Design SP_wocg, start of the top module:
module SP_wocg(
	clk,
	rst_n,
	in_valid,
	in_data,
	in_mode,
	out_valid,
	out_data
);
Size in the first run: about 8400 cells after synthesis, about 520 flip-flops.
make LEC_CHECK=0 ABC_AREA=1 CAP_MARGIN=10 CELL_PAD_IN_SITES_DETAIL_PLACEMENT=0 CELL_PAD_IN_SITES_GLOBAL_PLACEMENT=3 CORE_ASPECT_RATIO=0.66 CORE_MARGIN=7 CORE_UTILIZATION=63 CTS_CLUSTER_DIAMETER=276 MAX_ROUTING_LAYER=met4 PLACE_DENSITY_LB_ADDON=0.04 SETUP_SLACK_MARGIN=0.97 SLEW_MARGIN=20 SYNTH_MEMORY_MAX_BITS=16384 TNS_END_PERCENT=15 finish   # period 6.64 ns
run.sh (not shown) runs the stock make flow with config.mk's settings and CLKGATE_MAP_FILE=.
The starting point did not get past global placement without I/O (3_1_place_gp_skip_io) (FLW-0024).
Edit:
- ABC_AREA: 1 -> not set
- CELL_PAD_IN_SITES_DETAIL_PLACEMENT: 0 -> not set
- CELL_PAD_IN_SITES_GLOBAL_PLACEMENT: 3 -> 1
- CORE_ASPECT_RATIO: 0.66 -> not set
- CORE_MARGIN: 7 -> 2
- CORE_UTILIZATION: 63 -> 70
- CTS_CLUSTER_DIAMETER: 276 -> not set
- CTS_CLUSTER_SIZE: not set -> 35
- MAX_ROUTING_LAYER: met4 -> not set
- PLACE_DENSITY: not set -> 0.64
- PLACE_DENSITY_LB_ADDON: 0.04 -> not set
- TNS_END_PERCENT: 15 -> not set
What happened: The changed run ended with an error in global placement without I/O (3_1_place_gp_skip_io); synthesized area drops by about 0.56%; die area went down by 16%; synthesized cell count drops by 19%.
Edit:
- CELL_PAD_IN_SITES_GLOBAL_PLACEMENT: 1 -> 0
- CORE_UTILIZATION: 70 -> 72
- CTS_CLUSTER_SIZE: 35 -> not set
- PLACE_DENSITY: 0.64 -> 0.66
With this change the flow stopped in global routing (5_1_grt) (ODB-0269).
Synthesized area is unchanged.
Die area drops by 2.7%.
Synthesized cell count is unchanged.

== run 1 ==
SP_wocg again, from the RTL that the note above started with.
// SP_wocg
module SP_wocg(
	clk,
	rst_n,
	in_valid,
	in_data,
	in_mode,
	out_valid,
	out_data
);
export LEC_CHECK = 0
export ABC_AREA = 0
export CAP_MARGIN = 10
export CELL_PAD_IN_SITES_DETAIL_PLACEMENT = 1
export CELL_PAD_IN_SITES_GLOBAL_PLACEMENT = 3
export CORE_ASPECT_RATIO = 0.66
export CORE_MARGIN = 10
export CORE_UTILIZATION = 37
export CTS_CLUSTER_DIAMETER = 276
export GPL_TIMING_DRIVEN = 0
export HOLD_SLACK_MARGIN = 0.03
export MAX_ROUTING_LAYER = met4
export PLACE_DENSITY_LB_ADDON = 0.12
export SETUP_SLACK_MARGIN = -0.04
export SLEW_MARGIN = 40
export SYNTH_MEMORY_MAX_BITS = 16384
export TNS_END_PERCENT = 95
create_clock -name core_clock -period 6.64 [get_ports {clk}]
#### Input delta (run 2 over run 1)
- ABC_AREA no longer set, was 0
- CTS_CLUSTER_SIZE now 33, previously not set
- CELL_PAD_IN_SITES_GLOBAL_PLACEMENT now 1, was 3
- CORE_UTILIZATION now 70, was 37
- TNS_END_PERCENT no longer set, was 95
- CELL_PAD_IN_SITES_DETAIL_PLACEMENT no longer set, was 1
- SETUP_SLACK_MARGIN now 0.97, was -0.04
- HOLD_SLACK_MARGIN no longer set, was 0.03
- CORE_ASPECT_RATIO no longer set, was 0.66
- CTS_CLUSTER_DIAMETER no longer set, was 276
- PLACE_DENSITY_LB_ADDON no longer set, was 0.12
- GPL_TIMING_DRIVEN no longer set, was 0
- SLEW_MARGIN now 20, was 40
- MAX_ROUTING_LAYER no longer set, was met4
- CORE_MARGIN now 2, was 10
- PLACE_DENSITY now 0.64, previously not set
==> comparison <==
- Run 2 terminated abnormally: 3_1_place_gp_skip_io reported GPL-0301.
- As far as synthesized cell count goes, run 1 and run 2 are indistinguishable; the numbers are identical.
- Compared run 2 vs run 1, and core area is down in run 2.
- In terms of aoi/oai-family share of the synthesized area, run 1 and run 2 differ only marginally.
- Number of cell instances after yosys synthesis: run 2 vs run 1 — no meaningful difference
- Diff run 1 -> run 2: synthesized area essentially unchanged; fraction of the core area occupied by cells at floorplan moved up; total die size lower; height of the chip moved down; number of core rows lower.
- Looking at chip width, run 2 sits 220 um below run 1.
[inputs] run 3 vs run 2
- CELL_PAD_IN_SITES_GLOBAL_PLACEMENT changed from 1 to 0
- CTS_CLUSTER_SIZE removed (was 33)
Findings:
Having completed the whole flow, run 3 delivered a layout that passed the timing, DRC and antenna checks.
As far as fraction of registers with async set or reset after synthesis goes, run 3 and run 2 are indistinguishable; the numbers are identical.
As far as total number of placement rows goes, run 2 and run 3 are indistinguishable; the numbers are identical.
Any difference in synthesized netlist net count between run 3 and run 2 is small enough to ignore.
[compare] base=run 2 new=run 3: post-synthesis area per instance ~0 delta; area after synthesis ~0 delta.
Input changes introduced in run 4 (baseline for comparison: run 3):
- CTS_CLUSTER_SIZE now 34, previously not set
- PLACE_DENSITY now 0.65, was 0.64
- CELL_PAD_IN_SITES_GLOBAL_PLACEMENT now 1, was 0
Results
- Net count of the mapped netlist came out exactly the same in run 4 and run 3.
- Comparing run 3 against run 4, there is no change at all in number of distinct library cell variants in the gate-level netlist after synthesis.
- Comparing run 4 against run 3, there is no change at all in effective utilization at floorplan.
- Compared with run 3, in run 4 chip area from the yosys synthesis statistics neither gained nor lost much, xor/xnor cell area share of the yosys netlist barely changed.
- Run status, run 4: aborted in 3_1_place_gp_skip_io, error GPL-0301
- Re mux contribution to synthesized area: no difference whatsoever between run 3 and run 4.
Input changes introduced in run 5 (baseline for comparison: run 4):
- CORE_ASPECT_RATIO: unset -> 0.66
- PLACE_DENSITY: 0.65 -> unset
- PLACE_DENSITY_LB_ADDON: unset -> 0.04
- CORE_UTILIZATION: 70 -> 63
- CELL_PAD_IN_SITES_DETAIL_PLACEMENT: unset -> 1
- CTS_CLUSTER_SIZE: 34 -> unset
- CELL_PAD_IN_SITES_GLOBAL_PLACEMENT: 1 -> 0
- MAX_ROUTING_LAYER: unset -> met4
## What came out
- Run 5 is listed as incomplete: the tool reported an error in 4_1_cts and the run ended there.
- Unique cell type count in the Yosys netlist: run 4 vs run 5 identical
- Reported for run 5 and run 4, simple-gate share of the synthesized area turned out identical to the last digit.
- Fraction of the core area occupied by cells at floorplan on run 5 is down relative to run 4.
- Reported for run 5 and run 4, post-synthesis mux area share turned out identical to the last digit.
- Comparing run 5 against run 4, there is no change at all in gate count of the mapped netlist.
- As far as compound-gate portion of the synthesized area goes, run 5 and run 4 are indistinguishable; the numbers are identical.
- On chip area line of the yosys report, run 5 and run 4 are basically level.
- In the tables for run 5 and run 4, number of rows in the core area reads higher with run 4.
- Taking run 4 as the reference point, the die extent in x of run 5 rises by 29%.
- Chip area in run 5 is about 11% higher than in run 4
- Die span in y | run 5 below run 4
### run 5 -> run 6
- setting ABC_AREA to 1 for the first time
- setting TNS_END_PERCENT to 15 for the first time
- changing CELL_PAD_IN_SITES_DETAIL_PLACEMENT from 1 to 0
[summary]
The final layout from run 6, which completed every stage, passed the timing, DRC and antenna checks at the end of the flow.
Against run 5 as the reference, run 6 delivers a higher post-synthesis cell count.
Sum of net half-perimeters after detailed placement ends up higher on run 5.
In the metrics for run 6 and run 5, the one carrying the higher share of the core filled by cells before placement is run 6.
Changes observed in run 6 relative to run 5: mean instance size in the synthesized netlist now smaller; pre-CTS worst setup slack now sits higher.
